[config.mk]
export PLATFORM = sky130hd
export DESIGN_NAME = cpu_8b
export DESIGN_NICKNAME = cpu_8b
export VERILOG_FILES = /design/flow/design.v
export SDC_FILE = /design/flow/constraint.sdc
export NUM_CORES = 4
export LEC_CHECK = 0
export ABC_AREA = 1
export CAP_MARGIN = 20
export CORE_ASPECT_RATIO = 1.07
export CORE_MARGIN = 2
export CORE_UTILIZATION = 72
export CTS_CLUSTER_DIAMETER = 108
export GPL_ROUTABILITY_DRIVEN = 1
export GPL_TIMING_DRIVEN = 1
export HOLD_SLACK_MARGIN = -0.08
export MAX_ROUTING_LAYER = met4
export PLACE_DENSITY_LB_ADDON = 0.21
export SLEW_MARGIN = 35
[constraint.sdc]
create_clock -name core_clock -period 2.31 [get_ports {clk}]
set_input_delay 0.4620 -clock core_clock [delete_from_list [all_inputs] [get_ports {clk}]]
set_output_delay 0.4620 -clock core_clock [all_outputs]
set_load 0.01 [all_outputs]
[design.v]
module control_unit(
    input wire [7:0] instr,          
    input wire [2:0] state,          
    input wire zf,                   
    input wire reset,                
    output reg [2:0] next_state,     
    output reg pc_we,                
    output reg pc_sel,               
    output reg pc_jmp_sel,           
    output reg [3:0] pc_offset,      
    output reg addr_sel,             
    output reg [3:0] addr_offset,    
    output reg mem_sel,              
    output reg mem_we,               
    output reg [2:0] alu_opcode,     
    output reg alu_sel_a,            
    output reg alu_sel_b,            
    output reg alu_we,               
    output reg zf_we,                
    output reg ir_we,                
    output reg a_sel,                
    output reg a_we,                 
    output reg b_sel,                
    output reg b_we,                 
    output reg halt                  
);
    localparam ADD    = 3'b000;
    localparam AND    = 3'b001;
    localparam NOT    = 3'b010;
    localparam LOAD   = 3'b011;
    localparam STORE  = 3'b100;
    localparam JUMP   = 3'b101;
    localparam JUMPz  = 3'b110;
    localparam HALT   = 3'b111;
    localparam FETCH      = 3'b000; 
    localparam DECODE     = 3'b001;
    localparam EXECUTE    = 3'b010;
    localparam MEMORY     = 3'b011;
    localparam WRITEBACK  = 3'b100;
    localparam HALT_STATE = 3'b101;
    localparam IDLE       = 3'b110;
    always @(*) begin
        pc_we = 0;               
        pc_sel = 0;              
        pc_jmp_sel = 0;          
        pc_offset = 4'b0000;     
        addr_sel = 0;            
        addr_offset = 4'b0000;   
        mem_sel = 0;             
        mem_we = 0;              
        alu_opcode = 3'b000;     
        alu_sel_a = 0;           
        alu_sel_b = 0;           
        alu_we = 0;              
        zf_we = 0;               
        ir_we = 0;               
        a_sel = 0;               
        a_we = 0;                
        b_sel = 0;               
        b_we = 0;                
        halt = 0;                
        next_state = FETCH;      
        if (reset) begin
            next_state = FETCH;      
        end
        else begin
            case (state)
                FETCH: begin                     
                    next_state = DECODE;         
                    pc_we = 1;                   
                    ir_we = 1;                   
                end
                DECODE: begin    
                    case (instr[7:5])       
                        ADD, AND, NOT, JUMP, JUMPz: begin
                            next_state = EXECUTE;       
                        end
                        LOAD, STORE: begin
                            next_state = MEMORY;
                        end
                        HALT: begin
                            next_state = HALT_STATE;
                        end
                    endcase
                end
                EXECUTE: begin                           
                    case (instr[7:5])
                        ADD, AND: begin
                            alu_opcode = instr[7:5];     
                            alu_sel_a = instr[3];        
                            alu_sel_b = instr[2];        
                            alu_we = 1;                  
                            zf_we = 1;                   
                            next_state = WRITEBACK;
                        end
                        NOT: begin
                            alu_opcode = instr[7:5];     
                            alu_sel_a = instr[3];        
                            alu_we = 1;                  
                            zf_we = 1;                   
                            next_state = WRITEBACK;
                        end
                        JUMP: begin
                            pc_jmp_sel = instr[4];       
                            pc_offset = instr[3:0];      
                            pc_sel = 1;                  
                            pc_we = 1;                   
                            next_state = IDLE;
                        end
                        JUMPz: begin
                            if (zf == 1) begin
                                pc_jmp_sel = instr[4];   
                                pc_offset = instr[3:0];  
                                pc_sel = 1;              
                                pc_we = 1;               
                            end
                            next_state = IDLE;
                        end
                    endcase
                end
                MEMORY: begin                                    
                    case (instr[7:5])
                        LOAD: begin
                            addr_offset = instr[3:0];    
                            addr_sel = 1;                
                            next_state = WRITEBACK;
                        end
                        STORE: begin
                            addr_offset = instr[3:0];    
                            addr_sel = 1;                
                            mem_sel = instr[4];          
                            mem_we = 1;                  
                            next_state = IDLE;
                        end
                    endcase
                end
                WRITEBACK: begin                         
                    case (instr[7:5])
                        ADD, AND, NOT: begin
                            if (instr[4] == 0) begin
                                a_sel = 1;               
                                a_we = 1;                
                            end else begin
                                b_sel = 1;               
                                b_we = 1;                
                            end
                            next_state = FETCH;
                        end
                        LOAD: begin
                            if (instr[4] == 0) begin
                                a_we = 1;            
                            end else begin
                                b_we = 1;            
                            end
                            next_state = FETCH;
                        end
                    endcase
                end 
                HALT_STATE: begin
                    halt = 1;
                    next_state = HALT_STATE;
                end
                IDLE: begin
                    next_state = FETCH;
                end
            endcase
        end
    end
endmodule
module alu(
    input wire [2:0] opcode,         
    input wire [7:0] a,              
    input wire [7:0] b,              
    output reg [7:0] y,              
    output reg zf                    
);
    localparam ADD = 3'b000;         
    localparam AND = 3'b001;         
    localparam NOT = 3'b010;         
always @(*) begin
    zf = 0;
    case (opcode)
        ADD: begin             
            y = a + b;
        end
        AND: begin              
            y = a & b;
        end
        NOT: begin              
            y = ~a;
        end
        default: begin               
            y = 8'b00000000;
        end
    endcase
    if (y == 8'b00000000) begin
        zf = 1;
    end
end
endmodule
module register #(
    parameter WIDTH = 8
)(
    input wire clk,                  
    input wire rst,                  
    input wire we,                   
    input wire [WIDTH-1:0] d,        
    output reg [WIDTH-1:0] q         
);
    always @(posedge clk) begin      
        if (rst) begin
            q <= {WIDTH{1'b0}};      
        end else if (we) begin
            q <= d;                  
        end
    end
endmodule
module mux_2to1 (
    input wire [7:0] in0,    
    input wire [7:0] in1,    
    input wire sel,          
    output wire [7:0] out    
);
    assign out = sel ? in1 : in0;
endmodule
module adder(
    input wire [7:0] a,
    input wire [7:0] b,
    output wire [7:0] sum
);
    assign sum = a + b;
endmodule
module zext(
    input wire [3:0] in,
    output wire [7:0] out
);
assign out = {4'b0000, in};
endmodule
module cpu_8b(
    input wire clk,
    input wire rst,
    output wire halt,
    output wire mem_we,
    output wire [7:0] mem_addr,
    output wire [7:0] mem_wdata,
    input wire [7:0] mem_rdata
);
    wire [7:0] mem_d_i;
    wire [7:0] mem_d_o;
    assign mem_wdata = mem_d_i;
    assign mem_d_o = mem_rdata;
    wire [2:0] alu_opcode;
    wire [7:0] alu_a;
    wire [7:0] alu_b;
    wire a_we;
    wire [7:0] a_reg_i;
    wire [7:0] a_reg_o;
    wire b_we;
    wire [7:0] b_reg_i;
    wire [7:0] b_reg_o;
    wire alu_we;
    wire [7:0] alu_res_next;
    wire [7:0] alu_res;
    wire zf_we;
    wire zf_next;
    wire zf;
    wire ir_we;
    wire [7:0] instr;
    wire [2:0] next_state;
    wire [2:0] state;
    wire pc_we;
    wire [7:0] pc_next;
    wire [7:0] pc;
    wire alu_sel_a;
    wire alu_sel_b;
    wire a_sel;
    wire b_sel;
    wire mem_sel;
    wire [7:0] offset_addr;
    wire addr_sel;
    wire [7:0] addr_offset_zext;
    wire [3:0] addr_offset;
    wire [3:0] pc_offset;
    wire [7:0] pc_offset_zext;
    wire [7:0] inc_pc;
    wire [7:0] new_pc;
    wire pc_sel;
    wire [7:0] jmp_reg_val;
    wire pc_jmp_sel;
    control_unit cpu_control(
        .instr(instr),
        .state(state),
        .zf(zf),
        .reset(rst),
        .next_state(next_state),
        .pc_we(pc_we),
        .pc_sel(pc_sel),
        .pc_jmp_sel(pc_jmp_sel),
        .pc_offset(pc_offset),
        .addr_sel(addr_sel),
        .addr_offset(addr_offset),
        .mem_sel(mem_sel),
        .mem_we(mem_we),
        .alu_opcode(alu_opcode),
        .alu_sel_a(alu_sel_a),
        .alu_sel_b(alu_sel_b),
        .alu_we(alu_we),
        .zf_we(zf_we),
        .ir_we(ir_we),
        .a_sel(a_sel),
        .a_we(a_we),
        .b_sel(b_sel),
        .b_we(b_we),
        .halt(halt)
    );
    alu alu_unit(
        .opcode(alu_opcode),
        .a(alu_a),
        .b(alu_b),
        .y(alu_res_next),
        .zf(zf_next)
    );
    register #(.WIDTH(8)) a_register(
        .clk(clk),
        .rst(rst),
        .we(a_we),
        .d(a_reg_i),
        .q(a_reg_o)
    );
    register #(.WIDTH(8)) b_register(
        .clk(clk),
        .rst(rst),
        .we(b_we),
        .d(b_reg_i),
        .q(b_reg_o)
    );
    register #(.WIDTH(8)) alu_register(
        .clk(clk),
        .rst(rst),
        .we(alu_we),
        .d(alu_res_next),
        .q(alu_res)
    );
    register #(.WIDTH(1)) zf_register(
        .clk(clk),
        .rst(rst),
        .we(zf_we),
        .d(zf_next),
        .q(zf)
    );
    register #(.WIDTH(8)) instruction_register(
        .clk(clk),
        .rst(rst),
        .we(ir_we),
        .d(mem_d_o),
        .q(instr)
    );
    register #(.WIDTH(3)) state_register(
        .clk(clk),
        .rst(rst),
        .we(1'b1),
        .d(next_state),
        .q(state)
    );
    register #(.WIDTH(8)) program_counter(
        .clk(clk),
        .rst(rst),
        .we(pc_we),
        .d(pc_next),
        .q(pc)
    );
    mux_2to1 alu_a_mux(
        .in0(a_reg_o),
        .in1(b_reg_o),
        .sel(alu_sel_a),
        .out(alu_a)
    );
    mux_2to1 alu_b_mux(
        .in0(a_reg_o),
        .in1(b_reg_o),
        .sel(alu_sel_b),
        .out(alu_b)
    );
    mux_2to1 a_register_mux(
        .in0(mem_d_o),
        .in1(alu_res),
        .sel(a_sel),
        .out(a_reg_i)
    );
    mux_2to1 b_register_mux(
        .in0(mem_d_o),
        .in1(alu_res),
        .sel(b_sel),
        .out(b_reg_i)
    );
    mux_2to1 mem_data_mux(
        .in0(a_reg_o),
        .in1(b_reg_o),
        .sel(mem_sel),
        .out(mem_d_i)
    );
    mux_2to1 mem_addr_mux(
        .in0(pc),
        .in1(offset_addr),
        .sel(addr_sel),
        .out(mem_addr)
    );
    adder addr_adder(
        .a(addr_offset_zext),
        .b(pc),
        .sum(offset_addr)
    );
    zext addr_zext(
        .in(addr_offset),
        .out(addr_offset_zext)
    );
    zext pc_zext(
        .in(pc_offset),
        .out(pc_offset_zext)
    );
    mux_2to1 pc_mux(
        .in0(inc_pc),
        .in1(new_pc),
        .sel(pc_sel),
        .out(pc_next)
    );
    adder inc_pc_adder(
        .a(pc),
        .b(8'b00000001),
        .sum(inc_pc)
    );
    adder new_pc_adder(
        .a(pc_offset_zext),
        .b(jmp_reg_val),
        .sum(new_pc)
    );
    mux_2to1 jump_mux(
        .in0(a_reg_o),
        .in1(b_reg_o),
        .sel(pc_jmp_sel),
        .out(jmp_reg_val)
    );
endmodule
[run.sh]
#!/bin/bash
# the make line also repeats each setting of config.mk as NAME=value (left out here)
make -C /OpenROAD-flow-scripts/flow DESIGN_CONFIG=/design/flow/config.mk WORK_HOME=/design/flow/orfs CLKGATE_MAP_FILE= finish
==> reports/metrics.cfg, run 1 <==
[status]
status = did not finish
lastStage = clock tree synthesis (4_1_cts)
error_line = [ERROR DPL-0038] Utilization greater than 100%, impossible to legalize

[yosys]
synthArstFlopShare_pct = 0
synth_area_um2 = 3660
mux_share_pct = 1.54
top_cells_by_area = dfxtp_1 26%, nand2_1 15%, inv_1 8.3%, nor2_1 6.4%, ha_1 6.1%
synth_nets = 604
ys_sh_adder_pct = 7.78
synth_warnings = 5
synth_seq_share_pct = 25.7
synthTopCellsByCount = 147 x nand2_1, 81 x inv_1, 62 x nor2_1, 47 x dfxtp_1, 35 x o21ai_0
simple_gate_share_pct = 35.0
yosysCellCount = 573
synth-main-ff-cell = dfxtp_1
avgSynthCellArea_um2 = 6.40
synth_flops = 47
top_cell_area_share_pct = 25.7
compound_area_share_pct = 16.3
synthCells = 573
synth-edff-count = 0
synth_dominant_cell_count = nand2_1
topCombFamilyByArea = simple AND/OR/NAND/NOR gates
synthDistinctLibCells = 39
yosysTopAreaCell = dfxtp_1
synth-xor-area-share_pct = 2.63
ys_area_um2 = 3660

[placed_design]
hpwl_um = 10600
gp_congestion = 0.932
portBuffers = 27
dp_slack_ns = -1.14
post_dp_cell_area_um2 = 4570

[floorplanning]
die_y_um = 77.8
die_x_um = 73.0
die_area_um2 = 5680
rows = 26
initial_core_util_pct = 75.6
core-area_um2 = 4850
io_pins = 28

==> stage by stage <==
step	cells	power, W
2_1_floorplan	573	0.00165
3_3_place_gp	716	0.00209
3_5_place_dp	716	0.00219
==> inputs of run 2 (changes only) <==
- ABC_AREA: 1 -> not set
- CELL_PAD_IN_SITES_DETAIL_PLACEMENT: not set -> 1
- CORE_ASPECT_RATIO: 1.07 -> 1.33
- CORE_UTILIZATION: 72 -> 38
- CTS_CLUSTER_DIAMETER: 108 -> 334
- CTS_CLUSTER_SIZE: not set -> 50
- GPL_ROUTABILITY_DRIVEN: 1 -> 0
- GPL_TIMING_DRIVEN: 1 -> not set
- HOLD_SLACK_MARGIN: -0.08 -> not set
- PLACE_DENSITY_LB_ADDON: 0.21 -> not set
- SLEW_MARGIN: 35 -> 20
- TNS_END_PERCENT: not set -> 90
- clock period: 2.31 -> 2.89 ns (I/O delays scaled with it)
==> run 2 against run 1 <==
  * The layout now fails its checks (negative setup slack)
  * Die area increased by 84%
  * Synthesized cell count down 19%
  * Synthesized area fell by 0.31%
==> reports/metrics.cfg, run 2 <==
[pwr]
swShare_pct = 40.1
finalPower_w = 0.00241
clockPowerShare_pct = 25.2
power.group.top = combinational cells
seq_power_share_pct = 33.4
combPwrFrac_pct = 41.5
power.switching_w = 0.000967
sequentialPower_w = 0.000804
power_combinational_w = 0.000999
max-vdd-ir-drop_v = 0.000209
power_density_nw_per_um2 = 439
power.leakage_nw = 2.35
internal_power_w = 0.00144
pg_clk_w = 0.000607

[worst_hold_path]
holdPathEnd = alu_register.q[3]
worstHoldPathCells = 2
min_path_type = register to register
hold_start = alu_register.q[3]

[global_routing]
grtUsageMet3_pct = 5.05
track_usage_pct = 33.2
grt_pass1_wl_um = 25100
gr-usage-met2_pct = 59.4
busiest_layer = met2
antenna_found_initial = 0
use_met1_pct = 32.6
grt_max_degree = 44
grt_pass1_vias = 4676
overflow = 0

[layout]
regArea_um2 = 956
fill_cells = 1116
comb_area_um2 = 3040
area_growth_pct = 50.1
final_nets = 611

[floorplanning]
io_pins = 28
die_y_um = 117
initial_core_util_pct = 38.7
die_x_um = 89.0
die_area_um2 = 10400
rows = 41
core-area_um2 = 9440

[yosys]
synth_area_um2 = 3650
mux_share_pct = 13.0
top_cells_by_area = dfxtp_1 26%, mux2_2 7.4%, nor2_1 6.3%, ha_1 6.2%, nand2_1 5.7%
synth-main-ff-cell = dfxtp_1
topCombFamilyByArea = simple AND/OR/NAND/NOR gates
avgSynthCellArea_um2 = 7.91
yosysCellCount = 462
synth_flops = 47
synth_nets = 493
synthCells = 462
synth_warnings = 5
synthArstFlopShare_pct = 0
synth-edff-count = 0
compound_area_share_pct = 18.8
yosysTopAreaCell = dfxtp_1
synthTopCellsByCount = 61 x nor2_1, 55 x nand2_1, 47 x dfxtp_1, 27 x a21oi_1, 24 x mux2_2
synthDistinctLibCells = 64
ys_sh_adder_pct = 7.81
synth_dominant_cell_count = nor2_1
top_cell_area_share_pct = 25.8
simple_gate_share_pct = 24.6
ys_area_um2 = 3650
synth_seq_share_pct = 25.8
synth-xor-area-share_pct = 4.55

[setup_path]
path_class = register to register
endpoint = zf_register.q
r2r-start = instruction_register.q[7]
critPathLaunch = instruction_register.q[7]
endpoint_kind = register
cp.arrival_ns = 3.93
crit_fanout = 5
worstPathRequired_ns = 3.11
worstPathCellList = buf_4 -> nor3_4 -> nand4_4 -> mux2i_1 -> inv_1 -> ha_1 -> a211oi_4 -> nor2_1 -> nor2_2 -> o32ai_1 -> or3_1 -> or4_4 -> o31ai_4
crit_slowest_cell = or4_4
cp-start-kind = register
critPathTopFamily = simple AND/OR/NAND/NOR gates
cp_num_buf_inv = 2
cp.depth = 13
max_stage_delay_ns = 0.55
worstReg2RegEnd = zf_register.q
r2r_slack_ns = -0.82
ff2ff_path_depth = 13

[final_timing]
fin_crit_sh_pct = 128
rsz0062_at_grt = yes
slew_headroom_pct = 53.4
setup_viol = 23
worst_slack_ns = -0.820
clock.fmax_mhz = 270
worstMarginPinSlew_ns = 0.699
drv_slew = 0
skew_ns = 0.00832
hold_violations = 0
period_needed_ns = 3.71

[route]
vias_per_cell = 6.41
postRouteAntennaNets = 0
vias = 4552
dr.first_iter.drc_count = 386
drcViolationCount = 0
dr.pass1.iters = 5
wl_per_cell_um = 27.5
wl_um = 19500
antennaDiodeCount = 0

[clocking]
numCtsBuffers = 5
cts_tree = built
path_clk_slew_ns = 0.07
cts-hold-fix-buffers = 0
clock_path_buffers = 2
cts_max_level = 2
clock_latency_ns = 0.30
cts.sinks = 47
cts_root_buffer = clkbuf_16

[placed_design]
portBuffers = 27
hpwl_um = 10200
dp_slack_ns = -1.00

[status]
status = finished with violations
violations = negative setup slack

[run]
cap_viol_max_count = 0
tool_warnings = 29

run 2: per-layer routing:
metal | vias to the layer above | part of all wire [%]
met5 | - | 0
met4 | 0 | 8.2
met3 | 141 | 5.9
met2 | 278 | 51
met1 | 2256 | 35
li1 | 1877 | -
run 2: area by class of cell:
class / instances / share of cell area (%)
Clock inverter: 2 / 0.228
Timing Repair Buffer: 134 / 19.9
Tap cell: 129 / 2.94
Clock buffer: 6 / 2.35
Sequential cell: 47 / 17.4
Multi-Input combinational cell: 370 / 55.5
Inverter: 22 / 1.60
run 2: repair_timing:
action                                  4_1_cts  5_1_grt
pin swaps                                    30       44
resized                                     107       54
buffers inserted                             17       11
endpoints found under the setup margin       29       21
run 2: through the flow:
stage          area [um^2]  utilization, %  hold WS [ns]  TNS, ns  instances
3_3_place_gp          4670            49.5         0.450    -9.07        677
2_1_floorplan         3760               -         0.436    -2.31        462
4_1_cts               5170            54.8         0.474    -3.17        702
3_5_place_dp          4670            49.5         0.464   -10.67        677
5_1_grt               5480            58.1         0.535    -7.44        710
6_report              5480            58.1         0.523    -5.79        710
==> inputs of run 3 (changes only) <==
- ABC_AREA: not set -> 1
- CELL_PAD_IN_SITES_DETAIL_PLACEMENT: 1 -> not set
- CORE_ASPECT_RATIO: 1.33 -> 1.07
- CORE_UTILIZATION: 38 -> 71
- CTS_CLUSTER_DIAMETER: 334 -> 108
- CTS_CLUSTER_SIZE: 50 -> 23
- GPL_ROUTABILITY_DRIVEN: 0 -> 1
- GPL_TIMING_DRIVEN: not set -> 1
- PLACE_DENSITY_LB_ADDON: not set -> 0.28
- SLEW_MARGIN: 20 -> 35
- TNS_END_PERCENT: 90 -> not set
- clock period: 2.89 -> 2.84 ns (I/O delays scaled with it)
==> run 3 against run 2 <==
  * The run now fails in global routing (5_1_grt)
  * Synthesized cell count up 24%
  * Synthesized area up 0.31%
  * Die area down 45%
==> reports/metrics.cfg, run 3 <==
[placed_design]
gp_congestion = 0.973
portBuffers = 27
placed_cells = 708
hpwl_um = 8730
dp_slack_ns = -0.844

[yosys]
ys_sh_adder_pct = 7.78
top_cell_area_share_pct = 25.7
yosysTopAreaCell = dfxtp_1
ys_area_um2 = 3660
synthArstFlopShare_pct = 0
synthCells = 573
avgSynthCellArea_um2 = 6.40
compound_area_share_pct = 16.3
top_cells_by_area = dfxtp_1 26%, nand2_1 15%, inv_1 8.3%, nor2_1 6.4%, ha_1 6.1%
synthDistinctLibCells = 39
synth_flops = 47
mux_share_pct = 1.54
synth-xor-area-share_pct = 2.63
synth_dominant_cell_count = nand2_1
simple_gate_share_pct = 35.0
synth_seq_share_pct = 25.7
synthTopCellsByCount = 147 x nand2_1, 81 x inv_1, 62 x nor2_1, 47 x dfxtp_1, 35 x o21ai_0
synth_area_um2 = 3660
synth_nets = 604
synth_warnings = 5
topCombFamilyByArea = simple AND/OR/NAND/NOR gates
yosysCellCount = 573
synth-main-ff-cell = dfxtp_1
synth-edff-count = 0

[floorplanning]
initial_core_util_pct = 72.3
io_pins = 28
die_x_um = 73.5
die_y_um = 78.3
die_area_um2 = 5750
core-area_um2 = 5070
rows = 27

[clocking]
cts.sinks = 47
cts_max_level = 2
cts_root_buffer = clkbuf_8
clock_path_buffers = 2
numCtsBuffers = 5

[status]
status = did not finish
lastStage = global routing (5_1_grt)
error_line = [ERROR GRT-0116] Global routing finished with congestion. Check the congestion regions in the DRC Viewer.

[global_routing]
track_usage_pct = 77.6
overflow = 45

[run 3: timing repair]
item                                    CTS
endpoints found under the setup margin   30
pin swaps                                23
gates resized                            87
setup buffers                            13
hold endpoints to repair                  0
hold buffers                              0
[run 3: layer usage]
metal  GRT overflow  track usage [%]
met5              -                -
met4             20             79.3
met3              0             52.9
met2             25             93.7
met1              0             78.0
[run 3: metrics by stage]
step / cell area, um^2 / hold WS [ns]
CTS: 4850 / 0.518
detailed placement: 4440 / 0.490
global placement: 4440 / 0.482
floorplan: 3730 / 0.458
==> inputs of run 4 (changes only) <==
- ABC_AREA: 1 -> not set
- CAP_MARGIN: 20 -> 5
- CORE_ASPECT_RATIO: 1.07 -> not set
- CORE_UTILIZATION: 71 -> 72
- CTS_CLUSTER_DIAMETER: 108 -> not set
- CTS_CLUSTER_SIZE: 23 -> not set
- GPL_ROUTABILITY_DRIVEN: 1 -> not set
- GPL_TIMING_DRIVEN: 1 -> not set
- PLACE_DENSITY_LB_ADDON: 0.28 -> not set
- SETUP_SLACK_MARGIN: not set -> -0.28
- SLEW_MARGIN: 35 -> 20
- clock period: 2.84 -> 3.9 ns (I/O delays scaled with it)
==> run 4 against run 3 <==
  * The layout now fails its checks (negative setup slack)
  * Synthesized area shrank 0.31%
  * Die area shrank 1.6%
  * Synthesized cell count shrank 19%
==> reports/metrics.cfg, run 4 <==
[clocking]
cts_max_level = 2
cts.sinks = 47
cts_root_buffer = clkbuf_8
numCtsBuffers = 5
clock_path_buffers = 2
path_clk_slew_ns = 0.11
clock_latency_ns = 0.35
cts-hold-fix-buffers = 0
cts_tree = built

[setup_path]
critPathLaunch = rst
r2r_slack_ns = -0.09
cp-start-kind = input port
crit_slowest_cell = or4b_1
worstReg2RegEnd = zf_register.q
cp_num_buf_inv = 4
path_class = input port to register
crit_fanout = 6
max_stage_delay_ns = 0.56
ff2ff_path_depth = 13
critPathTopFamily = simple AND/OR/NAND/NOR gates
cp.depth = 15
critPathMostFrequentCell = buf_4
endpoint = zf_register.q
cp.arrival_ns = 4.54
worstPathRequired_ns = 4.18
worstPathCellList = dlygate4sd2_1 -> buf_4 -> nor3_4 -> nand4_4 -> buf_4 -> mux2_2 -> ha_1 -> buf_4 -> nor2_2 -> a21oi_1 -> nor2_1 -> o21ai_0 -> or4b_1 -> or4_1 -> o31ai_2
r2r-start = instruction_register.q[6]
endpoint_kind = register

[floorplanning]
io_pins = 28
initial_core_util_pct = 75.8
die_y_um = 75.2
core-area_um2 = 4820
rows = 25
die_x_um = 75.2
die_area_um2 = 5660

[worst_hold_path]
hold_start = zf_register.q
worstHoldPathCells = 2
holdPathEnd = zf_register.q
min_path_type = register to register

[yosys]
synth_seq_share_pct = 25.8
top_cells_by_area = dfxtp_1 26%, mux2_2 7.4%, nor2_1 6.3%, ha_1 6.2%, nand2_1 5.7%
ys_sh_adder_pct = 7.81
synth-main-ff-cell = dfxtp_1
synthTopCellsByCount = 61 x nor2_1, 55 x nand2_1, 47 x dfxtp_1, 27 x a21oi_1, 24 x mux2_2
topCombFamilyByArea = simple AND/OR/NAND/NOR gates
synth_nets = 493
synth_dominant_cell_count = nor2_1
simple_gate_share_pct = 24.6
synth-xor-area-share_pct = 4.55
avgSynthCellArea_um2 = 7.91
yosysCellCount = 462
ys_area_um2 = 3650
top_cell_area_share_pct = 25.8
synth_warnings = 5
compound_area_share_pct = 18.8
synth_area_um2 = 3650
synthCells = 462
yosysTopAreaCell = dfxtp_1
mux_share_pct = 13.0
synthDistinctLibCells = 64
synthArstFlopShare_pct = 0
synth-edff-count = 0
synth_flops = 47

[final_timing]
skew_ns = 0.0205
setup_viol = 10
worst_slack_ns = -0.361
clock.fmax_mhz = 235
drv_slew = 0
fin_crit_sh_pct = 109
hold_violations = 0
holdWs_ns = 0.506
worstMarginPinSlew_ns = 0.727
slew_headroom_pct = 51.3
period_needed_ns = 4.26
rsz0062_at_grt = yes

[layout]
instances_no_fill = 607
final_nets = 569
area_growth_pct = 24.2

[placed_design]
placed_cells = 597
hpwl_um = 8460
gp_congestion = 1.06
portBuffers = 27

[route]
dr.pass1.iters = 17
drcViolationCount = 0
dr.first_iter.drc_count = 1588
wl_um = 17000
postRouteAntennaNets = 0
vias_per_cell = 7.97
vias = 4836
wl_per_cell_um = 28.0

[pwr]
power.group.top = registers
power_density_nw_per_um2 = 357
clockPowerShare_pct = 26.2
power.switching_w = 0.000664
power_combinational_w = 0.000586
swShare_pct = 41.0
combPwrFrac_pct = 36.2
internal_power_w = 0.000954
sequentialPower_w = 0.000608
power.leakage_nw = 1.99
pg_clk_w = 0.000424
max-vdd-ir-drop_v = 0.000412
seq_power_share_pct = 37.6

[global_routing]
grt_pass1_wl_um = 23000
grt_pass1_vias = 4286
grt_max_degree = 36
antenna_found_initial = 1
overflow = 0
track_usage_pct = 57.6

[status]
violations = negative setup slack
status = finished with violations

[run]
tool_warnings = 30
cap_viol_max_count = 0

[run 4: stage by stage]
step	instance area, um^2	worst slack, ns	TNS (ns)	power (W)	utilization (%)
CTS	4510	-0.183	-0.715	0.00148	93.6
finish	4540	-0.361	-1.91	0.00162	94.2
global route	4540	-0.561	-4.40	0.00165	94.2
floorplan	3650	-0.239	-0.249	0.000902	-
detailed placement	4370	-0.697	-5.20	0.00108	90.7
global placement	4370	-0.531	-3.61	0.00105	90.7
[run 4: area by class of cell]
cell class / count / area [um^2]
Multi-Input combinational cell: 370 / 2560
Sequential cell: 47 / 941
Timing Repair Buffer: 92 / 751
Fill cell: 154 / 280
Tap cell: 67 / 83.8
Clock buffer: 6 / 82.6
Inverter: 22 / 82.6
Clock inverter: 2 / 35.0
Antenna cell: 1 / 2.50
[run 4: repair_timing]
item / 4_1_cts / 5_1_grt
endpoints found under the setup margin: 8 / 5
pin swaps: 2 / 1
resized: 11 / 12
buffers inserted: 1 / 0
[run 4: metal layers]
metal  track usage (%)  vias to the layer above  wire length, um
met5                 -                        -                0
met4              34.5                        0             2260
met3              29.3                      332             2930
met2              84.9                      631             6610
met1              61.8                     2077             5190
li1                  -                     1796                -
==> inputs of run 5 (changes only) <==
- CAP_MARGIN: 5 -> 20
- CORE_UTILIZATION: 72 -> 38
- CTS_CLUSTER_SIZE: not set -> 50
- GPL_ROUTABILITY_DRIVEN: not set -> 0
- MAX_ROUTING_LAYER: met4 -> met5
- SETUP_SLACK_MARGIN: -0.28 -> not set
- TNS_END_PERCENT: not set -> 90
- clock period: 3.9 -> 5.0 ns (I/O delays scaled with it)
==> run 5 against run 4 <==
  * Now clean on timing, DRC and antenna
  * Cell area decreased by 6.8%
  * Worst setup slack improved by 0.60 ns
  * Wire length is 42% lower
  * Sequential cell count unchanged
  * Sequential power down 22%
  * First-iteration DRC count fell by 88%
  * Combinational power decreased by 44%
  * Highest routed layer unchanged
  * Critical endpoint is now mem_addr[7]
  * Global-route usage shrank 38 points
  * Die area up 84%
  * Largest cell class unchanged
  * Clock skew down 0.0077 ns
  * Count of clock-buffer cells in the layout shrank 1
  * Total power down 32%
==> reports/metrics.cfg, run 5 <==
[setup_path]
path_class = input port to primary output
r2r_slack_ns = 0.91
cp_num_buf_inv = 4
crit_fanout = 5
critPathLaunch = rst
endpoint = mem_addr[7]
cp.arrival_ns = 3.77
max_stage_delay_ns = 0.55
crit_slowest_cell = clkdlybuf4s50_1
cp-start-kind = input port
r2r-start = instruction_register.q[6]
ff2ff_path_depth = 12
cp.depth = 15
endpoint_kind = primary output
worstPathCellList = clkdlybuf4s50_1 -> nor2_2 -> nand2_1 -> nor2b_2 -> buf_4 -> nand2_1 -> inv_1 -> ha_1 -> a21o_1 -> a21oi_1 -> o21ai_0 -> nand3_1 -> nor2_1 -> xor2_1 -> clkdlybuf4s50_1
worstPathRequired_ns = 4.00
critPathTopFamily = buffers and inverters
worstReg2RegEnd = zf_register.q

[clocking]
path_clk_slew_ns = 0.10
cts.sinks = 47
cts_tree = built
clock_latency_ns = 0.31
clock_path_buffers = 2
numCtsBuffers = 5
cts_root_buffer = clkbuf_8
cts_max_level = 2

[worst_hold_path]
hold_start = instruction_register.q[0]
min_path_type = register to register
worstHoldPathCells = 2
holdPathEnd = instruction_register.q[0]

[run]
tool_warnings = 26
cap_viol_max_count = 0

[global_routing]
track_usage_pct = 19.8
antenna_found_initial = 0
grt_max_degree = 33
grt_pass1_wl_um = 16000
overflow = 0
grt_pass1_vias = 3104

[floorplanning]
core-area_um2 = 9280
initial_core_util_pct = 39.4
io_pins = 28
die_area_um2 = 10400
rows = 35
die_y_um = 102
die_x_um = 102

[pwr]
clockPowerShare_pct = 27.1
power_density_nw_per_um2 = 261
internal_power_w = 0.000708
max-vdd-ir-drop_v = 0.000137
pg_clk_w = 0.000299
combPwrFrac_pct = 29.9
power.leakage_nw = 1.72
power_combinational_w = 0.000330
power.group.top = registers
seq_power_share_pct = 43.0
sequentialPower_w = 0.000475
swShare_pct = 35.9
power.switching_w = 0.000396

[yosys]
synthDistinctLibCells = 64
synth_nets = 493
ys_area_um2 = 3650
synth_seq_share_pct = 25.8
avgSynthCellArea_um2 = 7.91
mux_share_pct = 13.0
synth_area_um2 = 3650
synthCells = 462
yosysTopAreaCell = dfxtp_1
synth_flops = 47
compound_area_share_pct = 18.8
synthArstFlopShare_pct = 0
yosysCellCount = 462
synth_dominant_cell_count = nor2_1
synthTopCellsByCount = 61 x nor2_1, 55 x nand2_1, 47 x dfxtp_1, 27 x a21oi_1, 24 x mux2_2
synth-edff-count = 0
synth-main-ff-cell = dfxtp_1
simple_gate_share_pct = 24.6
synth_warnings = 5
top_cell_area_share_pct = 25.8
ys_sh_adder_pct = 7.81
synth-xor-area-share_pct = 4.55
top_cells_by_area = dfxtp_1 26%, mux2_2 7.4%, nor2_1 6.3%, ha_1 6.2%, nand2_1 5.7%
topCombFamilyByArea = simple AND/OR/NAND/NOR gates

[final_timing]
hold_violations = 0
setup_viol = 0
drv_slew = 0
slew_headroom_pct = 60.3
worstMarginPinSlew_ns = 0.595
holdWs_ns = 0.477
skew_ns = 0.0128
setup_tns_ns = 0
rsz0062_at_grt = no
clock.fmax_mhz = 210
fin_crit_sh_pct = 95.3
period_needed_ns = 4.77

[route]
postRouteAntennaNets = 0
dr.first_iter.drc_count = 184
drcViolationCount = 0
wl_um = 9920
antennaDiodeCount = 0
wl_per_cell_um = 16.0
vias_per_cell = 5.46
vias = 3388
dr.pass1.iters = 5

[placed_design]
hpwl_um = 7730
portBuffers = 27

[layout]
area_growth_pct = 15.8
final_nets = 521
fill_cells = 942
comb_area_um2 = 2530
finalCoreUtilization_pct = 45.6
regArea_um2 = 941

[status]
status = complete, no violations

[run 5: timing repair]
action | CTS | global route
hold buffers | 0 | 0
setup buffers | 0 | 1
gates resized | 0 | 5
endpoints found under the setup margin | 0 | 3
[run 5: layout make-up]
class                      count  area share (%)
clock buffer                   5            1.63
clock inverter                 3            1.09
inverter                      22            1.95
multi-input combinational    370            59.7
sequential                    47            22.2
tap                          129            3.82
timing repair buffer          44            9.53
[run 5: routing by layer]
layer	up-vias	GRT usage, %	wire length, um
met5	-	0	0
met4	0	5.54	159
met3	11	3.15	479
met2	96	34.4	4810
met1	1584	25.5	4460
li1	1697	-	-
[run 5: metrics by stage]
stage / area [um^2] / setup slack, ns / power, W / std cells
CTS: 4210 / 0.0375 / 0.00111 / 619
finish: 4230 / 0.235 / 0.00110 / 620
floorplan: 3650 / 0.641 / 0.000704 / 462
detailed placement: 4090 / 0.0480 / 0.000812 / 611
global route: 4230 / 0.0270 / 0.00117 / 620
global placement: 4090 / 0.108 / 0.000808 / 611
==> inputs of run 6 (changes only) <==
- CAP_MARGIN: 20 -> 40
- CELL_PAD_IN_SITES_GLOBAL_PLACEMENT: not set -> 0
- CORE_ASPECT_RATIO: not set -> 1.63
- CORE_MARGIN: 2 -> 6
- CORE_UTILIZATION: 38 -> 45
- CTS_CLUSTER_DIAMETER: not set -> 299
- CTS_CLUSTER_SIZE: 50 -> 11
- GPL_ROUTABILITY_DRIVEN: 0 -> 1
- MAX_ROUTING_LAYER: met5 -> met4
- MIN_ROUTING_LAYER: not set -> met2
- PLACE_DENSITY: not set -> 0.51
- SETUP_SLACK_MARGIN: not set -> -0.5
- TNS_END_PERCENT: 90 -> not set
- clock period: 5.0 -> 8.03 ns (I/O delays scaled with it)
==> run 6 against run 5 <==
  * The layout now fails its checks (design-rule violations)
  * First-iteration DRC count grew to 5.0 times the previous value
  * Combinational power shrank 38%
  * Utilization grew 7.5 points
==> reports/metrics.cfg, run 6 <==
[setup_path]
endpoint_kind = primary output
worstPathCellList = buf_2 -> buf_12 -> nor2_1 -> nand2_1 -> nor2b_1 -> and2_1 -> ha_1 -> inv_1 -> fa_1 -> nor2b_1 -> o21ai_0 -> a21oi_1 -> nand3_1 -> xnor2_1 -> clkdlybuf4s50_1
cp.arrival_ns = 4.72
critPathTopFamily = buffers and inverters
max_stage_delay_ns = 0.56
endpoint = mem_addr[6]
worstPathRequired_ns = 6.42
critPathLaunch = rst
r2r-start = state_register.q[0]
cp.depth = 15
cp-start-kind = input port
worstReg2RegEnd = zf_register.q
path_class = input port to primary output
r2r_slack_ns = 3.53
cp_num_buf_inv = 4
critPathMostFrequentCell = nor2b_1
ff2ff_path_depth = 14
crit_fanout = 33
crit_slowest_cell = clkdlybuf4s50_1

[final_timing]
clock.fmax_mhz = 158
rsz0062_at_grt = no
slew_headroom_pct = 48.7
hold_violations = 0
drv_slew = 0
worstMarginPinSlew_ns = 0.768
fin_crit_sh_pct = 78.8
skew_ns = 0.00285
setup_tns_ns = 0
period_needed_ns = 6.33
setup_viol = 0

[route]
wl_um = 11200
vias = 4736
vias_per_cell = 8.08
dr.pass1.iters = 50
drcViolationCount = 2
wl_per_cell_um = 19.1
dr.first_iter.drc_count = 924
antennaDiodeCount = 0
postRouteAntennaNets = 0

[worst_hold_path]
hold_start = alu_register.q[3]
min_path_type = register to register
holdPathEnd = alu_register.q[3]
worstHoldPathCells = 2

[layout]
area_growth_pct = 13.2
final_nets = 509
fill_cells = 807

[yosys]
synth-edff-count = 0
ys_area_um2 = 3650
synth-main-ff-cell = dfxtp_1
ys_sh_adder_pct = 7.81
synth_dominant_cell_count = nor2_1
top_cell_area_share_pct = 25.8
synth_seq_share_pct = 25.8
synthTopCellsByCount = 61 x nor2_1, 55 x nand2_1, 47 x dfxtp_1, 27 x a21oi_1, 24 x mux2_2
synth_nets = 493
topCombFamilyByArea = simple AND/OR/NAND/NOR gates
yosysCellCount = 462
top_cells_by_area = dfxtp_1 26%, mux2_2 7.4%, nor2_1 6.3%, ha_1 6.2%, nand2_1 5.7%
synth-xor-area-share_pct = 4.55
synth_warnings = 5
synth_flops = 47
avgSynthCellArea_um2 = 7.91
simple_gate_share_pct = 24.6
synthCells = 462
yosysTopAreaCell = dfxtp_1
mux_share_pct = 13.0
compound_area_share_pct = 18.8
synthDistinctLibCells = 64
synth_area_um2 = 3650
synthArstFlopShare_pct = 0

[pwr]
max-vdd-ir-drop_v = 0.0000851
swShare_pct = 36.5
power_combinational_w = 0.000206
power_density_nw_per_um2 = 175
power.leakage_nw = 1.64
pg_clk_w = 0.000213
clockPowerShare_pct = 29.5
finalPower_w = 0.000722
combPwrFrac_pct = 28.6
internal_power_w = 0.000459
seq_power_share_pct = 41.9
sequentialPower_w = 0.000303
power.group.top = registers
power.switching_w = 0.000263

[global_routing]
overflow = 0
grt_max_degree = 34
antenna_found_initial = 0
track_usage_pct = 34.3
grt_pass1_wl_um = 17700
grt_pass1_vias = 4882

[clocking]
cts.sinks = 47
cts_max_level = 2
numCtsBuffers = 5
cts_root_buffer = clkbuf_16
cts_tree = built
clock_latency_ns = 0.30
clock_path_buffers = 2
post-cts-setup-buffers = 0
path_clk_slew_ns = 0.07
cts_resized = 0
cts-hold-fix-buffers = 0

[run]
cap_viol_max_count = 0
tool_warnings = 28

[floorplanning]
rows = 41
die_y_um = 127
die_area_um2 = 10500
core-area_um2 = 7800
io_pins = 28
die_x_um = 82.6
initial_core_util_pct = 46.9

[placed_design]
portBuffers = 27
gp_congestion = 0.922
hpwl_um = 8430

[status]
status = finished with violations
violations = design-rule violations

[run 6: final cells by class]
cell class	instances	area [um^2]	area share (%)
Timing Repair Buffer	32	315	7.62
Sequential cell	47	941	22.8
Inverter	22	82.6	2.00
Clock buffer	5	125	3.03
Multi-Input combinational cell	370	2520	60.9
Tap cell	107	134	3.24
Clock inverter	3	20.0	0.484
[run 6: metrics by stage]
stage	setup slack, ns	instances	hold slack, ns	utilization [%]	area (um^2)
finish	1.70	586	0.462	53.0	4140
global route	1.33	586	0.483	53.0	4140
CTS	1.65	586	0.461	53.0	4140
detailed placement	1.65	578	0.452	51.2	3990
global placement	1.65	577	0.446	50.9	3970
floorplan	2.69	462	0.436	-	3650
[run 6: layer usage]
layer	global-route usage (%)	wire length (um)	up-vias	part of all wire [%]
li1	-	-	1654	-
met1	-	0	1661	0
met2	42.2	6350	1286	57
met3	42.1	4000	135	36
met4	7.11	848	0	7.6
met5	-	0	-	0
==> inputs of run 7 (changes only) <==
- ABC_AREA: not set -> 1
- CAP_MARGIN: 40 -> 20
- CELL_PAD_IN_SITES_GLOBAL_PLACEMENT: 0 -> not set
- CORE_ASPECT_RATIO: 1.63 -> 1.07
- CORE_MARGIN: 6 -> 2
- CORE_UTILIZATION: 45 -> 72
- CTS_CLUSTER_DIAMETER: 299 -> 307
- CTS_CLUSTER_SIZE: 11 -> not set
- GPL_TIMING_DRIVEN: not set -> 1
- HOLD_SLACK_MARGIN: not set -> -0.08
- MIN_ROUTING_LAYER: met2 -> not set
- PLACE_DENSITY: 0.51 -> 0.63
- SETUP_SLACK_MARGIN: -0.5 -> not set
- SLEW_MARGIN: 20 -> 5
- TNS_END_PERCENT: not set -> 40
- clock period: 8.03 -> 1.79 ns (I/O delays scaled with it)
==> run 7 against run 6 <==
  * The flow now stops in detailed placement (3_5_place_dp)
  * Synthesized cell count rose by 24%
  * Synthesized area rose by 0.31%
  * Die area shrank 46%
==> reports/metrics.cfg, run 7 <==
[yosys]
synth_warnings = 5
yosysTopAreaCell = dfxtp_1
compound_area_share_pct = 16.3
mux_share_pct = 1.54
ys_area_um2 = 3660
synth_seq_share_pct = 25.7
synth_nets = 604
avgSynthCellArea_um2 = 6.40
synth-xor-area-share_pct = 2.63
synth-main-ff-cell = dfxtp_1
synth_dominant_cell_count = nand2_1
synthTopCellsByCount = 147 x nand2_1, 81 x inv_1, 62 x nor2_1, 47 x dfxtp_1, 35 x o21ai_0
synthDistinctLibCells = 39
topCombFamilyByArea = simple AND/OR/NAND/NOR gates
top_cell_area_share_pct = 25.7
yosysCellCount = 573
synthArstFlopShare_pct = 0
synth_area_um2 = 3660
simple_gate_share_pct = 35.0
synth-edff-count = 0
synth_flops = 47
top_cells_by_area = dfxtp_1 26%, nand2_1 15%, inv_1 8.3%, nor2_1 6.4%, ha_1 6.1%
synthCells = 573
ys_sh_adder_pct = 7.78

[placed_design]
portBuffers = 27
gp_congestion = 0.963

[status]
status = did not finish
lastStage = detailed placement (3_5_place_dp)
error_line = Error: detail_place.tcl, 38 bad optional access

[floorplanning]
core-area_um2 = 4850
die_x_um = 73.0
die_area_um2 = 5680
initial_core_util_pct = 75.6
io_pins = 28
rows = 26
die_y_um = 77.8

## run 7: metrics by stage
step / hold slack, ns / setup slack, ns / cells / cell area (um^2) / TNS (ns)
global placement: 0.476 / -1.39 / 744 / 4840 / -40.94
floorplan: 0.458 / -0.744 / 573 / 3830 / -13.28
==> inputs of run 8 (changes only) <==
- CTS_CLUSTER_DIAMETER: 307 -> 108
- CTS_CLUSTER_SIZE: not set -> 37
- HOLD_SLACK_MARGIN: -0.08 -> not set
- PLACE_DENSITY: 0.63 -> not set
- PLACE_DENSITY_LB_ADDON: not set -> 0.15
- SLEW_MARGIN: 5 -> 35
- TNS_END_PERCENT: 40 -> not set
- clock period: 1.79 -> 3.18 ns (I/O delays scaled with it)
==> run 8 against run 7 <==
  * The flow stops in global routing (5_1_grt)
  * Synthesized cell count is the same
  * Synthesized area is the same
  * Die area is the same
==> reports/metrics.cfg, run 8 <==
[yosys]
ys_sh_adder_pct = 7.78
yosysCellCount = 573
synthDistinctLibCells = 39
synth_dominant_cell_count = nand2_1
synth_seq_share_pct = 25.7
yosysTopAreaCell = dfxtp_1
synth-edff-count = 0
simple_gate_share_pct = 35.0
synth_flops = 47
synthCells = 573
avgSynthCellArea_um2 = 6.40
mux_share_pct = 1.54
synth_warnings = 5
compound_area_share_pct = 16.3
ys_area_um2 = 3660
synth_area_um2 = 3660
synthTopCellsByCount = 147 x nand2_1, 81 x inv_1, 62 x nor2_1, 47 x dfxtp_1, 35 x o21ai_0
topCombFamilyByArea = simple AND/OR/NAND/NOR gates
synth-main-ff-cell = dfxtp_1
top_cell_area_share_pct = 25.7
synth-xor-area-share_pct = 2.63
top_cells_by_area = dfxtp_1 26%, nand2_1 15%, inv_1 8.3%, nor2_1 6.4%, ha_1 6.1%
synthArstFlopShare_pct = 0
synth_nets = 604

[clocking]
cts_root_buffer = clkbuf_8
clock_path_buffers = 2
cts.sinks = 47
cts_max_level = 2
cts-hold-fix-buffers = 0
numCtsBuffers = 5

[floorplanning]
die_y_um = 77.8
rows = 26
core-area_um2 = 4850
die_area_um2 = 5680
io_pins = 28
die_x_um = 73.0
initial_core_util_pct = 75.6

[status]
lastStage = global routing (5_1_grt)
error_line = [ERROR GRT-0232] Routing congestion too high. Check the congestion heatmap in the GUI.
status = did not finish

[placed_design]
dp_slack_ns = -0.677
portBuffers = 27
gp_congestion = 0.963
hpwl_um = 8560
post_dp_cell_area_um2 = 4290

[global_routing]
overflow = 29
track_usage_pct = 77.3

==> run 8: what timing repair did <==
item | 4_1_cts
pin swaps | 5
endpoints found under the setup margin | 24
gates cloned | 0
buffers inserted | 3
resized | 36
==> run 8: per-layer routing <==
metal,global-route usage [%],GRT overflow
met5,-,-
met4,78.0,11
met3,57.4,1
met2,91.9,17
met1,76.3,0
==> run 8: per-stage QoR <==
stage / cells / utilization [%] / TNS, ns / power, W / hold WS [ns]
2_1_floorplan: 573 / - / 0 / 0.00117 / 0.458
3_3_place_gp: 688 / 88.4 / -7.99 / 0.00142 / 0.472
3_5_place_dp: 688 / 88.4 / -9.80 / 0.00147 / 0.478
4_1_cts: 699 / 92.1 / 0 / 0.00196 / 0.516
==> inputs of run 9 (changes only) <==
- CAP_MARGIN: 20 -> 25
- CORE_MARGIN: 2 -> 4
- CORE_UTILIZATION: 72 -> 41
- CTS_CLUSTER_SIZE: 37 -> not set
- clock period: 3.18 -> 5.66 ns (I/O delays scaled with it)
==> run 9 against run 8 <==
  * Now clean on timing, DRC and antenna
  * Synthesized cell count is the same
  * Synthesized area is the same
  * Die area grew 85%
==> reports/metrics.cfg, run 9 <==
[status]
status = complete, no violations

[floorplanning]
rows = 35
initial_core_util_pct = 42.3
die_x_um = 99.4
io_pins = 28
die_area_um2 = 10500
core-area_um2 = 8670
die_y_um = 106

[yosys]
compound_area_share_pct = 16.3
avgSynthCellArea_um2 = 6.40
mux_share_pct = 1.54
top_cells_by_area = dfxtp_1 26%, nand2_1 15%, inv_1 8.3%, nor2_1 6.4%, ha_1 6.1%
synthTopCellsByCount = 147 x nand2_1, 81 x inv_1, 62 x nor2_1, 47 x dfxtp_1, 35 x o21ai_0
synth_flops = 47
synth_warnings = 5
yosysTopAreaCell = dfxtp_1
synthDistinctLibCells = 39
synth_seq_share_pct = 25.7
synth_dominant_cell_count = nand2_1
synth-xor-area-share_pct = 2.63
simple_gate_share_pct = 35.0
topCombFamilyByArea = simple AND/OR/NAND/NOR gates
synth-main-ff-cell = dfxtp_1
yosysCellCount = 573
synth-edff-count = 0
top_cell_area_share_pct = 25.7
ys_area_um2 = 3660
synthCells = 573
synth_nets = 604
synthArstFlopShare_pct = 0
ys_sh_adder_pct = 7.78
synth_area_um2 = 3660

[setup_path]
crit_slowest_cell = clkdlybuf4s50_1
worstPathRequired_ns = 4.53
worstReg2RegEnd = zf_register.q
r2r-start = state_register.q[2]
crit_fanout = 7
ff2ff_path_depth = 17
r2r_slack_ns = 2.24
cp.depth = 14
endpoint = mem_addr[7]
path_class = input port to primary output
critPathLaunch = rst
endpoint_kind = primary output
cp.arrival_ns = 3.83
critPathTopFamily = buffers and inverters
worstPathCellList = clkdlybuf4s50_1 -> buf_4 -> nor2_2 -> inv_1 -> nor2_1 -> ha_1 -> inv_1 -> nor2_1 -> o21ai_0 -> nand2_1 -> nand3_1 -> nor3_1 -> xor2_1 -> clkdlybuf4s50_1
max_stage_delay_ns = 0.55
cp-start-kind = input port
cp_num_buf_inv = 5

[placed_design]
portBuffers = 27
gp_congestion = 0.919
placed_cells = 701
hpwl_um = 8130

[clocking]
clock_path_buffers = 2
cts-hold-fix-buffers = 0
path_clk_slew_ns = 0.10
cts_max_level = 2
cts_root_buffer = clkbuf_8
numCtsBuffers = 5
cts.sinks = 47
clock_latency_ns = 0.31
cts_tree = built
post-cts-setup-buffers = 0
cts_resized = 0

[pwr]
internal_power_w = 0.000634
power.leakage_nw = 1.88
power_combinational_w = 0.000337
seq_power_share_pct = 41.6
pg_clk_w = 0.000260
power.switching_w = 0.000389
power.group.top = registers
combPwrFrac_pct = 33.0
finalPower_w = 0.00102
sequentialPower_w = 0.000426
power_density_nw_per_um2 = 247
swShare_pct = 38.1
clockPowerShare_pct = 25.4
max-vdd-ir-drop_v = 0.000123

[worst_hold_path]
hold_start = zf_register.q
worstHoldPathCells = 2
min_path_type = register to register
holdPathEnd = zf_register.q

[route]
wl_per_cell_um = 14.3
drcViolationCount = 0
postRouteAntennaNets = 0
dr.pass1.iters = 6
vias = 3685
dr.first_iter.drc_count = 244
antennaDiodeCount = 0
vias_per_cell = 5.20
wl_um = 10200

[global_routing]
grt_pass1_vias = 3537
grt_pass1_wl_um = 17100
overflow = 0
track_usage_pct = 20.4
antenna_found_initial = 0
grt_max_degree = 28

[layout]
instances_no_fill = 709
final_nets = 628
area_growth_pct = 13.2

[final_timing]
fin_crit_sh_pct = 87.7
skew_ns = 0.00883
period_needed_ns = 4.97
worstMarginPinSlew_ns = 0.702
setup_tns_ns = 0
slew_headroom_pct = 53.1
clock.fmax_mhz = 201
rsz0062_at_grt = no
drv_slew = 0
hold_violations = 0
setup_viol = 0

[run]
tool_warnings = 26
cap_viol_max_count = 0

## run 9: final cells by class
class,count,area (um^2)
Clock buffer,5,68.8
Clock inverter,3,46.3
Fill cell,922,4520
Inverter,89,334
Multi-Input combinational cell,423,2320
Sequential cell,47,941
Tap cell,111,139
Timing Repair Buffer,31,300
## run 9: routing by layer
| layer | GRT usage (%) | wire (um) | vias up |
|---|---|---|---|
| li1 | - | - | 1902 |
| met1 | 25.5 | 4590 | 1693 |
| met2 | 34.5 | 4980 | 66 |
| met3 | 2.45 | 346 | 24 |
| met4 | 6.34 | 242 | 0 |
| met5 | - | 0 | - |
## run 9: per-stage QoR
step | hold WS, ns | util [%] | setup slack (ns) | area (um^2)
after CTS | 0.504 | 47.8 | 0.682 | 4150
after detailed placement | 0.484 | 46.5 | 0.698 | 4030
after global routing | 0.539 | 47.8 | 0.408 | 4150
after global placement | 0.483 | 46.5 | 0.748 | 4030
final | 0.504 | 47.8 | 0.694 | 4150
after floorplan | 0.458 | - | 1.23 | 3660
==> inputs of run 10 (changes only) <==
- ABC_AREA: 1 -> 0
- CAP_MARGIN: 25 -> 20
- CORE_ASPECT_RATIO: 1.07 -> not set
- CORE_MARGIN: 4 -> 2
- CORE_UTILIZATION: 41 -> 64
- CTS_CLUSTER_DIAMETER: 108 -> not set
- GPL_ROUTABILITY_DRIVEN: 1 -> not set
- GPL_TIMING_DRIVEN: 1 -> not set
- MAX_ROUTING_LAYER: met4 -> not set
- PLACE_DENSITY_LB_ADDON: 0.15 -> not set
- SETUP_SLACK_MARGIN: not set -> 0.48
- SLEW_MARGIN: 35 -> 20
- clock period: 5.66 -> 1.99 ns (I/O delays scaled with it)
==> run 10 against run 9 <==
  * The run now fails in clock tree synthesis (4_1_cts)
  * Synthesized area decreased by 0.31%
  * Die area decreased by 40%
  * Synthesized cell count decreased by 19%
==> reports/metrics.cfg, run 10 <==
[status]
status = did not finish
lastStage = clock tree synthesis (4_1_cts)
error_line = [ERROR DPL-0038] Utilization greater than 100%, impossible to legalize

[floorplanning]
rows = 27
die_x_um = 79.6
die_area_um2 = 6330
io_pins = 28
die_y_um = 79.6
initial_core_util_pct = 66.3
core-area_um2 = 5510

[yosys]
compound_area_share_pct = 18.8
synth_flops = 47
synth_warnings = 5
synthArstFlopShare_pct = 0
synth-edff-count = 0
topCombFamilyByArea = simple AND/OR/NAND/NOR gates
yosysCellCount = 462
synthTopCellsByCount = 61 x nor2_1, 55 x nand2_1, 47 x dfxtp_1, 27 x a21oi_1, 24 x mux2_2
ys_area_um2 = 3650
synthCells = 462
synth_area_um2 = 3650
ys_sh_adder_pct = 7.81
avgSynthCellArea_um2 = 7.91
yosysTopAreaCell = dfxtp_1
synth-xor-area-share_pct = 4.55
synth_seq_share_pct = 25.8
simple_gate_share_pct = 24.6
synth_nets = 493
mux_share_pct = 13.0
synth-main-ff-cell = dfxtp_1
top_cell_area_share_pct = 25.8
synthDistinctLibCells = 64
synth_dominant_cell_count = nor2_1
top_cells_by_area = dfxtp_1 26%, mux2_2 7.4%, nor2_1 6.3%, ha_1 6.2%, nand2_1 5.7%

[placed_design]
portBuffers = 27
post_dp_cell_area_um2 = 4910
hpwl_um = 9770
gp_congestion = 1.00
placed_cells = 645

## run 10: metrics by stage
stage / TNS (ns) / setup WS (ns)
2_1_floorplan: -16.36 / -1.53
3_3_place_gp: -46.52 / -1.90
3_5_place_dp: -49.92 / -1.99
==> inputs of run 11 (changes only) <==
- ABC_AREA: 0 -> 1
- CAP_MARGIN: 20 -> 5
- CELL_PAD_IN_SITES_GLOBAL_PLACEMENT: not set -> 1
- CORE_MARGIN: 2 -> 5
- CORE_UTILIZATION: 64 -> 31
- CTS_CLUSTER_DIAMETER: not set -> 396
- CTS_CLUSTER_SIZE: not set -> 19
- MIN_ROUTING_LAYER: not set -> met2
- PLACE_DENSITY: not set -> 0.44
- SETUP_SLACK_MARGIN: 0.48 -> 0.81
- clock period: 1.99 -> 4.35 ns (I/O delays scaled with it)
==> run 11 against run 10 <==
  * The run now finishes clean
  * Synthesized cell count increased by 24%
  * Synthesized area increased by 0.31%
  * Die area increased by 120%
==> reports/metrics.cfg, run 11 <==
[route]
dr.first_iter.drc_count = 630
dr.pass1.iters = 8
wl_per_cell_um = 16.2
wl_um = 12300
postRouteAntennaNets = 0
antennaDiodeCount = 0
vias = 5246
vias_per_cell = 6.91
drcViolationCount = 0

[yosys]
synthArstFlopShare_pct = 0
topCombFamilyByArea = simple AND/OR/NAND/NOR gates
synth_warnings = 5
synth-edff-count = 0
synth_area_um2 = 3660
ys_area_um2 = 3660
top_cell_area_share_pct = 25.7
synth-main-ff-cell = dfxtp_1
top_cells_by_area = dfxtp_1 26%, nand2_1 15%, inv_1 8.3%, nor2_1 6.4%, ha_1 6.1%
synth_nets = 604
synthTopCellsByCount = 147 x nand2_1, 81 x inv_1, 62 x nor2_1, 47 x dfxtp_1, 35 x o21ai_0
synth_dominant_cell_count = nand2_1
synthDistinctLibCells = 39
synthCells = 573
synth_flops = 47
yosysCellCount = 573
yosysTopAreaCell = dfxtp_1
avgSynthCellArea_um2 = 6.40
synth-xor-area-share_pct = 2.63
simple_gate_share_pct = 35.0
synth_seq_share_pct = 25.7
ys_sh_adder_pct = 7.78
compound_area_share_pct = 16.3
mux_share_pct = 1.54

[clocking]
numCtsBuffers = 5
cts_max_level = 2
cts_root_buffer = clkbuf_16
cts.sinks = 47
cts_tree = built
clock_path_buffers = 2
clock_latency_ns = 0.29
path_clk_slew_ns = 0.06

[pwr]
pg_clk_w = 0.000416
seq_power_share_pct = 38.3
clockPowerShare_pct = 28.4
power.leakage_nw = 2.06
internal_power_w = 0.000893
power.group.top = registers
sequentialPower_w = 0.000561
combPwrFrac_pct = 33.4
swShare_pct = 39.1
power.switching_w = 0.000573
max-vdd-ir-drop_v = 0.000164
power_density_nw_per_um2 = 328
power_combinational_w = 0.000489

[final_timing]
slew_headroom_pct = 43.9
holdWs_ns = 0.492
worstMarginPinSlew_ns = 0.832
fin_crit_sh_pct = 79.7
setup_tns_ns = 0
skew_ns = 0.0110
period_needed_ns = 3.46
drv_slew = 0
worst_slack_ns = 0.885
rsz0062_at_grt = yes
hold_violations = 0
setup_viol = 0
clock.fmax_mhz = 289

[setup_path]
cp_num_buf_inv = 4
path_class = input port to primary output
critPathLaunch = rst
ff2ff_path_depth = 21
crit_slowest_cell = fa_2
worstPathCellList = buf_4 -> inv_4 -> nand2_4 -> nor2_4 -> ha_2 -> inv_2 -> fa_2 -> nor2_2 -> o21ai_2 -> nand2_1 -> nand2_2 -> xor2_1 -> clkdlybuf4s15_1
r2r-start = state_register.q[2]
worstReg2RegEnd = zf_register.q
cp.depth = 13
critPathTopFamily = adder cells
cp-start-kind = input port
worstPathRequired_ns = 3.48
endpoint_kind = primary output
r2r_slack_ns = 1.31
cp.arrival_ns = 2.59
max_stage_delay_ns = 0.41
crit_fanout = 4
endpoint = mem_addr[4]

[placed_design]
gp_congestion = 0.779
post_dp_cell_area_um2 = 4170
hpwl_um = 9400
dp_slack_ns = 0.116
portBuffers = 27

[layout]
finalCoreUtilization_pct = 38.8
area_growth_pct = 21.8
fin_area_um2 = 4460
final_nets = 646

[global_routing]
grt_max_degree = 24
grt_pass1_wl_um = 19500
antenna_found_initial = 0
track_usage_pct = 25.9
grt_pass1_vias = 5595
overflow = 0

[status]
status = complete, no violations

[worst_hold_path]
min_path_type = register to register
holdPathEnd = zf_register.q
hold_start = zf_register.q
worstHoldPathCells = 2

[run]
tool_warnings = 30
cap_viol_max_count = 0

[floorplanning]
die_area_um2 = 14100
rows = 39
initial_core_util_pct = 31.8
die_x_um = 119
die_y_um = 119
core-area_um2 = 11500
io_pins = 28

## run 11: metrics by stage
stage	total power (W)	cells
2_1_floorplan	0.000859	573
3_3_place_gp	0.00103	745
3_5_place_dp	0.00103	745
4_1_cts	0.00145	755
5_1_grt	0.00156	759
6_report	0.00147	759
## run 11: per-layer routing
metal / up-vias / wire [um] / GRT usage (%)
met5: - / 45 / 7.99
met4: 2 / 616 / 2.39
met3: 86 / 5160 / 37.5
met2: 1296 / 6440 / 30.7
met1: 1934 / 0 / -
li1: 1928 / - / -
## run 11: area by class of cell
| cell class | instances | area, um^2 |
|---|---|---|
| sequential | 47 | 956 |
| multi-input combinational | 423 | 2420 |
| inverter | 89 | 342 |
| tap | 143 | 179 |
| clock inverter | 2 | 16.3 |
| fill | 1261 | 7050 |
| clock buffer | 6 | 139 |
| timing repair buffer | 49 | 412 |
## run 11: timing repair
action                                  CTS  global route
setup buffers                             2             4
resized                                  32            36
endpoints found under the setup margin   20            10
pin swaps                                 3             9
hold buffers                              0             0
==> inputs of run 12 (changes only) <==
- ABC_AREA: 1 -> not set
- CAP_MARGIN: 5 -> 20
- CELL_PAD_IN_SITES_GLOBAL_PLACEMENT: 1 -> not set
- CORE_MARGIN: 5 -> 2
- CORE_UTILIZATION: 31 -> 38
- CTS_CLUSTER_DIAMETER: 396 -> 334
- CTS_CLUSTER_SIZE: 19 -> 50
- GPL_ROUTABILITY_DRIVEN: not set -> 0
- MAX_ROUTING_LAYER: not set -> met4
- MIN_ROUTING_LAYER: met2 -> not set
- PLACE_DENSITY: 0.44 -> not set
- SETUP_SLACK_MARGIN: 0.81 -> not set
- TNS_END_PERCENT: not set -> 90
- clock period: 4.35 -> 6.9 ns (I/O delays scaled with it)
==> run 12 against run 11 <==
  * Count of clock-buffer cells in the layout stayed put
  * Still clean
  * Die area is 26% lower
  * Cell area is 7.5% lower
==> reports/metrics.cfg, run 12 <==
[yosys]
synth_dominant_cell_count = nor2_1
synth_seq_share_pct = 25.8
synthTopCellsByCount = 61 x nor2_1, 55 x nand2_1, 47 x dfxtp_1, 27 x a21oi_1, 24 x mux2_2
synth_warnings = 5
mux_share_pct = 13.0
synthDistinctLibCells = 64
synth-edff-count = 0
compound_area_share_pct = 18.8
synth_nets = 493
yosysTopAreaCell = dfxtp_1
synthCells = 462
yosysCellCount = 462
avgSynthCellArea_um2 = 7.91
simple_gate_share_pct = 24.6
ys_sh_adder_pct = 7.81
synth_flops = 47
synth-xor-area-share_pct = 4.55
synth-main-ff-cell = dfxtp_1
synthArstFlopShare_pct = 0
top_cells_by_area = dfxtp_1 26%, mux2_2 7.4%, nor2_1 6.3%, ha_1 6.2%, nand2_1 5.7%
topCombFamilyByArea = simple AND/OR/NAND/NOR gates
top_cell_area_share_pct = 25.8
synth_area_um2 = 3650
ys_area_um2 = 3650

[global_routing]
track_usage_pct = 20.3
antenna_found_initial = 0
grt_max_degree = 48
overflow = 0
grt_pass1_vias = 3171
grt_pass1_wl_um = 16100

[setup_path]
cp.depth = 14
endpoint = mem_addr[6]
path_class = input port to primary output
critPathTopFamily = buffers and inverters
worstPathRequired_ns = 5.52
critPathLaunch = rst
r2r_slack_ns = 2.51
ff2ff_path_depth = 14
worstPathCellList = clkdlybuf4s50_1 -> nor2_1 -> nand2_1 -> nor2b_1 -> and2_1 -> ha_1 -> inv_1 -> fa_1 -> nor2b_1 -> o21ai_0 -> a21oi_1 -> nand3_1 -> xnor2_1 -> clkdlybuf4s50_1
cp_num_buf_inv = 3
r2r-start = state_register.q[0]
max_stage_delay_ns = 0.55
cp-start-kind = input port
crit_fanout = 6
worstReg2RegEnd = zf_register.q
crit_slowest_cell = clkdlybuf4s50_1
cp.arrival_ns = 4.48
endpoint_kind = primary output

[route]
drcViolationCount = 0
dr.first_iter.drc_count = 170
antennaDiodeCount = 0
wl_per_cell_um = 16.3
dr.pass1.iters = 4
vias_per_cell = 5.45
vias = 3314
wl_um = 9920
postRouteAntennaNets = 0

[worst_hold_path]
hold_start = alu_register.q[0]
min_path_type = register to register
worstHoldPathCells = 2
holdPathEnd = alu_register.q[0]

[floorplanning]
die_x_um = 102
die_area_um2 = 10400
core-area_um2 = 9280
rows = 35
initial_core_util_pct = 39.4
io_pins = 28
die_y_um = 102

[run]
cap_viol_max_count = 0
tool_warnings = 26

[pwr]
max-vdd-ir-drop_v = 0.0000888
power_combinational_w = 0.000227
seq_power_share_pct = 43.9
power.leakage_nw = 1.63
clockPowerShare_pct = 27.7
sequentialPower_w = 0.000350
power.switching_w = 0.000280
pg_clk_w = 0.000221
power_density_nw_per_um2 = 193
power.group.top = registers
combPwrFrac_pct = 28.4
swShare_pct = 35.1
internal_power_w = 0.000518

[placed_design]
portBuffers = 27
hpwl_um = 7590

[clocking]
cts_max_level = 2
cts_resized = 0
cts_root_buffer = clkbuf_8
path_clk_slew_ns = 0.10
cts-hold-fix-buffers = 0
clock_latency_ns = 0.31
clock_path_buffers = 2
post-cts-setup-buffers = 0
cts.sinks = 47
numCtsBuffers = 5
cts_tree = built

[final_timing]
skew_ns = 0.0147
fin_crit_sh_pct = 84.9
setup_tns_ns = 0
holdWs_ns = 0.467
worstMarginPinSlew_ns = 0.718
slew_headroom_pct = 52.0
hold_violations = 0
rsz0062_at_grt = no
period_needed_ns = 5.86
setup_viol = 0
clock.fmax_mhz = 171
drv_slew = 0

[layout]
area_growth_pct = 13.1
fill_cells = 941
final_nets = 509

[status]
status = complete, no violations

[run 12: final cells by class]
cell class | instances | area, um^2 | share of cell area (%)
clock buffer | 6 | 82.6 | 2.00
timing repair buffer | 32 | 308 | 7.45
tap | 129 | 161 | 3.91
multi-input combinational | 370 | 2520 | 60.9
sequential | 47 | 941 | 22.8
inverter | 22 | 82.6 | 2.00
clock inverter | 2 | 38.8 | 0.939
[run 12: metal layers]
metal  part of all wire, %  vias up  GRT usage [%]
met5                     0        -              -
met4                   2.1        0           6.56
met3                   3.7       16           2.87
met2                    47       79           32.7
met1                    47     1560           26.2
li1                      -     1659              -
[run 12: per-stage QoR]
stage	utilization [%]	cells	worst slack [ns]	instance area, um^2	power, W
6_report	44.5	608	1.04	4130	0.000798
5_1_grt	44.5	608	0.769	4130	0.000845
4_1_cts	44.5	608	1.03	4130	0.000801
3_5_place_dp	43.2	600	0.990	4010	0.000583
3_3_place_gp	43.2	600	1.11	4010	0.000581
2_1_floorplan	-	462	2.01	3650	0.000510
Power is estimated from default activity; no workload was simulated.
